Setup of try-xenon:
Design Final_Project, start of the top module:
module Final_Project(reset,sw1,sw2,sw3,sw4,FPGA_clk,dot_row,dot0_col,dot1_col,
							out1, out2, out3, out4, out5, out6);
input FPGA_clk;	 
input reset, sw1, sw2, sw3, sw4; 
output [7:0]dot_row, dot0_col, dot1_col;
output [6:0]out1, out2, out3, out4, out5, out6;
reg [3:0]x;	 
reg move_x;	 
reg [1:0]move_y;	 
reg [2:0]y;	 
reg [1:0]gamestate;	 
reg [6:0]timecount;  
reg [6:0]lscore, rscore;
reg [3:0]x_q;
reg [2:0]y_q;
reg [1:0]gamestate_q;
reg [6:0]lscore_q, rscore_q;
wire [7:0]my_plate, enemy_plate; 
wire ballclk;
wire plateclk;
wire timeclk;
wire refreshclk;	
wire dotmatrixclk;
wire goalclk;
wire [7:0]dot_row, dot0_col, dot1_col;
wire [6:0]out1, out2, out3, out4, out5, out6;
dotmatrix DOT(.clk(FPGA_clk), .reset(reset), .en(dotmatrixclk), .gamestate(gamestate_q), .dot_row(dot_row), 
				  .dot0_col(dot0_col), .dot1_col(dot1_col), .my_plate(my_plate),
				  .rscore(rscore_q), .lscore(lscore_q),
				  .enemy_plate(enemy_plate), .x(x_q), .y(y_q));
plate PLA (.reset(reset), .clk(FPGA_clk), .en(plateclk), .sw1(sw1), .sw2(sw2), .sw3(sw3), .sw4(sw4), 
			  .nextleftpos(my_plate), .nextrightpos(enemy_plate));
sevendisplay SEV(.lscore(lscore), .rscore(rscore), .timecount(timecount),
					  .out1(out1), .out2(out2), .out3(out3), .out4(out4),
					  .out5(out5), .out6(out6));
clock CLK(.clk(FPGA_clk), .reset(reset), .ballclk(ballclk), .plateclk(plateclk),
			 .timeclk(timeclk), .refreshclk(refreshclk), .dotmatrixclk(dotmatrixclk),.goalclk(goalclk));	
	always@(posedge FPGA_clk) 	 
	begin						 
		if(!reset)				 
		begin
			timecount = 7'd5;
			move_x = 1'b1;
			move_y = 2'd2;
			x = 4'd14;
			y = 3'd3;
			lscore = 0;
			rscore = 0;
			gamestate = 2'd0;
		end
		else						 
		begin					 
			if(gamestate == 2'd0)	
			begin
				if(timeclk)
				begin
					if(timecount == 7'd0)
					begin
						timecount = 7'd99; 
						gamestate = 2'd1;
					end
					else
					begin
						if(timeclk)
						begin	
							timecount = timecount - 7'd1;
						end
						else
							timecount = timecount;
					end	
				end
				else
				begin
  ...
Settings: LEC_CHECK=0, CAP_MARGIN=20, CELL_PAD_IN_SITES_GLOBAL_PLACEMENT=2, CORE_MARGIN=2, CORE_UTILIZATION=40, GPL_ROUTABILITY_DRIVEN=1, GPL_TIMING_DRIVEN=1, HOLD_SLACK_MARGIN=0.14, MIN_ROUTING_LAYER=met2, PLACE_DENSITY=0.66, SETUP_SLACK_MARGIN=-0.77, SLEW_MARGIN=10; clock period 10.0 ns.
run.sh (not shown) runs the stock make flow with config.mk's settings and CLKGATE_MAP_FILE=.
Modified inputs, try-yarrow compared to try-xenon
Settings: CTS_CLUSTER_SIZE: unset -> 26; CORE_UTILIZATION: 40 -> 26; MAX_ROUTING_LAYER: unset -> met5; SLEW_MARGIN: 10 -> 30; HOLD_SLACK_MARGIN: 0.14 -> -0.01.
## What came out
Higher setup slack goes to try-yarrow over try-xenon. Cmp try-yarrow vs try-xenon: via count higher in try-yarrow. ~same count of nets after finishing in try-xenon and try-yarrow. try-yarrow against try-xenon: post-synthesis cell count roughly the same, routed metal-1 wirelength level, area growth from synthesis to layout went up by 2.4 points.
What try-indigo does differently from try-yarrow at the input level:
Settings: removing GPL_ROUTABILITY_DRIVEN (formerly 1); removing PLACE_DENSITY (formerly 0.66); removing CTS_CLUSTER_SIZE (formerly 26); removing SETUP_SLACK_MARGIN (formerly -0.77); changing CORE_UTILIZATION from 26 to 40; removing HOLD_SLACK_MARGIN (formerly -0.01); removing MIN_ROUTING_LAYER (formerly met2); removing GPL_TIMING_DRIVEN (formerly 1); removing MAX_ROUTING_LAYER (formerly met5); changing SLEW_MARGIN from 30 to 20; removing CELL_PAD_IN_SITES_GLOBAL_PLACEMENT (formerly 2); changing the clock period (ns, I/O delays scaled along) from 10.0 to 8.18.
--- outcome ---
- try-yarrow → try-indigo: fraction of area in multi-input gates picked up an extra 1.3 points, number of sinks handled by clock tree synthesis held steady, switching power has increased.
- Taking try-yarrow as the reference, in try-indigo share of the clock period used by the worst path after layout went up by 11 points; overall via count from detail_route went down by 28%; iteration count of the initial detailed-routing pass went down by 44; final area went down by about 2.3%.
- try-yarrow ended up with met5 as its highest routed metal layer; try-indigo ended up with met4.
- Non-filler instance count after layout, try-indigo and try-yarrow, higher one = try-yarrow.
Modified inputs, try-cedar compared to try-indigo
Settings: ABC_AREA newly set to 1; CORE_UTILIZATION changed from 40 to 70; the clock period (ns, I/O delays scaled along) changed from 8.18 to 4.78.
Findings:
- try-cedar: complete, dirty (negative setup slack)
- Post-synthesis compound-gate area fraction, try-cedar and try-indigo: lower on try-cedar
- Sort try-cedar and try-indigo by count of clock-buffer cells in the layout asc -> top: try-cedar
- Measured against each other, try-cedar and try-indigo differ in logic share of the area, the higher figure coming from try-indigo.
- Against try-indigo, try-cedar comes in 1.60 ns lower on setup slack.
- A slowest stage cell on the critical path of sky130_fd_sc_hd__dfxtp_4 is what try-cedar shows, while sky130_fd_sc_hd__dfxtp_1 belongs to try-indigo.
- Relative to try-indigo, placed cell area increased by about 8% in try-cedar.
- Diff try-cedar and try-indigo: number of cell rows lower in try-cedar

========
Setup of run A:
Final_Project again, from the RTL that the note above started with.
export LEC_CHECK = 0
export CAP_MARGIN = 20
export CORE_MARGIN = 2
export CORE_UTILIZATION = 42
export CTS_CLUSTER_DIAMETER = 210
export GPL_TIMING_DRIVEN = 0
export MAX_ROUTING_LAYER = met4
export PLACE_DENSITY_LB_ADDON = 0.02
export SLEW_MARGIN = 20
export TNS_END_PERCENT = 80
create_clock -name core_clock -period 6.01 [get_ports {FPGA_clk}]
Run A closes out successfully: all stages finished, all timing, DRC and antenna checks passed.
### run A -> run B
- a deleted PLACE_DENSITY_LB_ADDON that had been 0.02
- a change of CORE_UTILIZATION from 42 to 40
- a deleted MAX_ROUTING_LAYER that had been met4
- a deleted TNS_END_PERCENT that had been 80
- a deleted CTS_CLUSTER_DIAMETER that had been 210
- a deleted GPL_TIMING_DRIVEN that had been 0
- a change of the clock period (ns, I/O delays scaled along) from 6.01 to 10.0
Notes after the runs:
Run A | stages: all done | timing, DRC, antenna: all pass
Run B: full flow OK, the timing, design-rule and antenna checks passed
Net switching power figure, run A and run B, higher one = run A.
From run A to run B the numbers moved as follows: number of buffers other than clock buffers in the final layout saw a decrease; routed wire length saw a decrease; sequential power saw a decrease; count of inserted tapcells saw an increase; post-route fraction of the period consumed by the critical path saw a decrease.
Die area of run B exceeds that of run A by a few percent.
| post-place setup slack | run B vs run A | 2.99 ns higher |
Of run A and run B, run A shows the higher leakage power, with run B below it.
Note that the last weighted congestion value of the routability-driven placer recorded for run B amounts to 0.937 times the value seen in run A.
Looking at critical-path cell with the highest stage delay, the clkdlybuf4s50_1 result is from run A; the dfxtp_1 one comes from run B.
Relative to run B, the following input files were edited for run C:
- ABC_AREA: unset -> 1
- CORE_UTILIZATION: 40 -> 70
- the clock period (ns, I/O delays scaled along): 10.0 -> 4.82
## What came out
Run C: complete, dirty (setup timing). Run B -> run C: count of vias placed by the detailed router increased by more than a quarter. Run C vs. run B: post-synthesis adder-cell area fraction fell by 0.61 points; number of buffers added by the clock tree synthesis step fell by 18%; sequential share of layout area fell by 2.2 points. Lower post-route worst setup slack among run C and run B: run C. Post-route clock skew: run C vs run B up 0.037 ns. Clock power | run C above run B. Per the comparison of run C with run B, met3 routed wirelength shows an increase of 57%, count of clock-buffer cells in the layout shows a reduction of 1, critical path depth shows an increase of 7.
Input changes introduced in run D (baseline for comparison: run C):
- ABC_AREA: 1 -> unset
- CORE_UTILIZATION: 70 -> 40
- the clock period (ns, I/O delays scaled along): 4.82 -> 7.21
==> results <==
Ratio of final minimum period to clock period is lower on run D. Sort run D and run C by met3 wire length, ascending, and run D comes first. Run D: full flow OK, the timing, design-rule and antenna checks passed. Run D vs run C: global routing usage summed across all routing layers down in run D. Compared with run C, run D shows synthesized cell count lower by 794.
> inputs changed (run D -> run E)
- ABC_AREA newly set to 1
- CTS_CLUSTER_DIAMETER newly set to 201
- CORE_UTILIZATION changed from 40 to 70
- the clock period (ns, I/O delays scaled along) changed from 7.21 to 4.22
## What came out
- Run status, run E: aborted in global routing (5_1_grt), error GRT-0232
- Run E ends up with lower share of the yosys chip area belonging to registers than run D does.
- In the reports for run E and run D, the smaller distinct cell type count of the synthesized netlist belongs to run E.
- Synthesized cell count grows by more than a quarter when moving from run D to run E.
- Compared with run D, in run E cell count after placement rose about 23%; placed wire-length estimate after detailed placement has increased; post-synthesis share of cell area spent on and, or, nand and nor gates picked up an extra 12 points.
[inputs] run F vs run E
- putting CTS_CLUSTER_SIZE at 96 where nothing was set
- clearing CTS_CLUSTER_DIAMETER, which used to be 201
- swapping 70 for 57 in CORE_UTILIZATION
- clearing ABC_AREA, which used to be 1
- swapping 4.22 for 7.4 in the clock period (ns, I/O delays scaled along)
[summary]
Run F: all stages complete, timing, DRC and antenna checks passed. Going from run E to run F, area after synthesis fell by about 8%; post-synthesis area per instance went up by 1.4 µm²; die area grew by 3700 µm²; standard-cell row count rose by 6.6%; instance count of the mapped netlist shows a reduction of 25%. Compare run F and run E | number of placed instances, taps included lower: run F. Number of buffers inserted for hold repair after clock tree synthesis came out exactly the same in run F and run E. Run E -> run F: floorplan net count decreased by more than 10%. Post-CTS repair timing setup buffer count (higher): run E.

========
Starting RTL as in the previous note.
make LEC_CHECK=0 ABC_AREA=1 CAP_MARGIN=20 CORE_ASPECT_RATIO=1.02 CORE_MARGIN=3 CORE_UTILIZATION=42 CTS_CLUSTER_DIAMETER=210 GPL_ROUTABILITY_DRIVEN=1 GPL_TIMING_DRIVEN=1 MAX_ROUTING_LAYER=met5 MIN_ROUTING_LAYER=met2 PLACE_DENSITY_LB_ADDON=0.02 SLEW_MARGIN=25 TNS_END_PERCENT=80 finish   # period 4.07 ns
The baseline reached the layout checks and failed them: setup timing.
==> next run, changes <==
--- a/flow/config.mk
+++ b/flow/config.mk
@@ -8 +7,0 @@
-export ABC_AREA = 1
@@ -10,2 +9,2 @@
-export CORE_ASPECT_RATIO = 1.02
-export CORE_MARGIN = 3
+export CORE_ASPECT_RATIO = 1.23
+export CORE_MARGIN = 2
@@ -14,4 +13,4 @@
-export GPL_ROUTABILITY_DRIVEN = 1
-export GPL_TIMING_DRIVEN = 1
-export MAX_ROUTING_LAYER = met5
-export MIN_ROUTING_LAYER = met2
+export GPL_ROUTABILITY_DRIVEN = 0
+export GPL_TIMING_DRIVEN = 0
+export HOLD_SLACK_MARGIN = 0.09
+export MAX_ROUTING_LAYER = met4
@@ -19 +18 @@
-export SLEW_MARGIN = 25
+export SLEW_MARGIN = 20
==> flow/constraint.sdc (replaced) <==
create_clock -name core_clock -period 12.3 [get_ports {FPGA_clk}]
set_input_delay 2.4600 -clock core_clock [delete_from_list [all_inputs] [get_ports {FPGA_clk}]]
set_output_delay 2.4600 -clock core_clock [all_outputs]
set_load 0.01 [all_outputs]
Result:
- The changed run produced a clean layout
- worst setup slack gains 5.2 ns
- routed wire length is lower by 17%
- worst hold slack improves by 0.0068 ns
- synthesized area fell by 8.1%
- utilization went down by 4.3 points
- final area is lower by 15%
- die area fell by 9.6%
==> next run, changes <==
==> flow/config.mk (replaced) <==
export PLATFORM = sky130hd
export DESIGN_NAME = Final_Project
export DESIGN_NICKNAME = Final_Project
export VERILOG_FILES = /design/flow/design.v
export SDC_FILE = /design/flow/constraint.sdc
export NUM_CORES = 4
export LEC_CHECK = 0
export CAP_MARGIN = 20
export CORE_MARGIN = 2
export CORE_UTILIZATION = 26
export SLEW_MARGIN = 20
==> flow/constraint.sdc (replaced) <==
create_clock -name core_clock -period 7.21 [get_ports {FPGA_clk}]
set_input_delay 1.4420 -clock core_clock [delete_from_list [all_inputs] [get_ports {FPGA_clk}]]
set_output_delay 1.4420 -clock core_clock [all_outputs]
set_load 0.01 [all_outputs]
After rerunning: The new run ran to the end with no violations. Hold slack stays flat. Count of clock-buffer cells in the layout grows by 8. Setup slack is worse by 4.3 ns. Clock power grows by well over a third. First-iteration DRC count grows by about a fifth.
==> next run, changes <==
--- a/flow/config.mk
+++ b/flow/config.mk
@@ -10 +10,4 @@
-export CORE_UTILIZATION = 26
+export CORE_UTILIZATION = 72
+export CTS_CLUSTER_DIAMETER = 42
+export MAX_ROUTING_LAYER = met4
+export SETUP_SLACK_MARGIN = 1.09
==> flow/constraint.sdc (replaced) <==
create_clock -name core_clock -period 4.21 [get_ports {FPGA_clk}]
set_input_delay 0.8420 -clock core_clock [delete_from_list [all_inputs] [get_ports {FPGA_clk}]]
set_output_delay 0.8420 -clock core_clock [all_outputs]
set_load 0.01 [all_outputs]
After rerunning: With this change the flow did not get past global routing; synthesized area stays the same; die size fell by 63%; synthesized cell count does not change.
==> next run, changes <==
--- a/flow/config.mk
+++ b/flow/config.mk
@@ -7,0 +8 @@
+export ABC_AREA = 1
@@ -11,3 +12 @@
-export CTS_CLUSTER_DIAMETER = 42
-export MAX_ROUTING_LAYER = met4
-export SETUP_SLACK_MARGIN = 1.09
+export PLACE_DENSITY = 0.82
==> flow/constraint.sdc (replaced) <==
create_clock -name core_clock -period 4.78 [get_ports {FPGA_clk}]
set_input_delay 0.9560 -clock core_clock [delete_from_list [all_inputs] [get_ports {FPGA_clk}]]
set_output_delay 0.9560 -clock core_clock [all_outputs]
set_load 0.01 [all_outputs]
=> The new run finished with setup timing left; synthesized cell count is higher by about 33%; die area grows by about 9%; synthesized area rises by about 9%.
==> next run, changes <==
--- a/flow/config.mk
+++ b/flow/config.mk
@@ -8 +7,0 @@
-export ABC_AREA = 1
@@ -11,3 +10,3 @@
-export CORE_UTILIZATION = 72
-export PLACE_DENSITY = 0.82
-export SLEW_MARGIN = 20
+export CORE_UTILIZATION = 40
+export GPL_ROUTABILITY_DRIVEN = 0
+export SLEW_MARGIN = 25
==> flow/constraint.sdc (replaced) <==
create_clock -name core_clock -period 10.0 [get_ports {FPGA_clk}]
set_input_delay 2.0000 -clock core_clock [delete_from_list [all_inputs] [get_ports {FPGA_clk}]]
set_output_delay 2.0000 -clock core_clock [all_outputs]
set_load 0.01 [all_outputs]
With this change the flow completed without violations.
Via count goes down by 27%.
Final cell count goes down by 18%.
First-iteration DRC count goes down by about 50%.
Utilization goes down by 37 points.

========
main:
Starting RTL as in the previous note.
export LEC_CHECK = 0
export ABC_AREA = 1
export CAP_MARGIN = 20
export CORE_MARGIN = 2
export CORE_UTILIZATION = 72
export CTS_CLUSTER_DIAMETER = 210
export GPL_TIMING_DRIVEN = 1
export HOLD_SLACK_MARGIN = -0.09
export MAX_ROUTING_LAYER = met4
export SETUP_SLACK_MARGIN = -0.35
export SLEW_MARGIN = 20
export TNS_END_PERCENT = 80
create_clock -name core_clock -period 4.36 [get_ports {FPGA_clk}]
Although it ran to completion, main produced a layout that fails the final checks because of negative setup slack.
diff inputs: main => the feature branch
diff --git a/flow/config.mk b/flow/config.mk
--- a/flow/config.mk
+++ b/flow/config.mk
@@ -11,8 +11,4 @@
 export CORE_UTILIZATION = 72
-export CTS_CLUSTER_DIAMETER = 210
-export GPL_TIMING_DRIVEN = 1
-export HOLD_SLACK_MARGIN = -0.09
-export MAX_ROUTING_LAYER = met4
-export SETUP_SLACK_MARGIN = -0.35
+export CTS_CLUSTER_SIZE = 75
+export SETUP_SLACK_MARGIN = 1.25
 export SLEW_MARGIN = 20
-export TNS_END_PERCENT = 80
==> flow/constraint.sdc <==
create_clock -name core_clock -period 4.78 [get_ports {FPGA_clk}]
set_input_delay 0.9560 -clock core_clock [delete_from_list [all_inputs] [get_ports {FPGA_clk}]]
set_output_delay 0.9560 -clock core_clock [all_outputs]
set_load 0.01 [all_outputs]
==> comparison <==
- global routing (5_1_grt): the feature branch exited with error
- Comparing main against the feature branch, there is no change at all in vertical extent of the die.
- Of main and the feature branch, the lower HPWL after detailed placement belongs to the feature branch.
- As far as total core area goes, the feature branch and main are indistinguishable; the numbers are identical.
- From main to the feature branch, row count did not move at all.
- Number of different library cells in the post-synthesis netlist came out exactly the same in main and the feature branch.
- Comparing post-place instance area for main and the feature branch, the smaller number came from main.
No activity file was given, so power comes from the tool's default toggle rates.
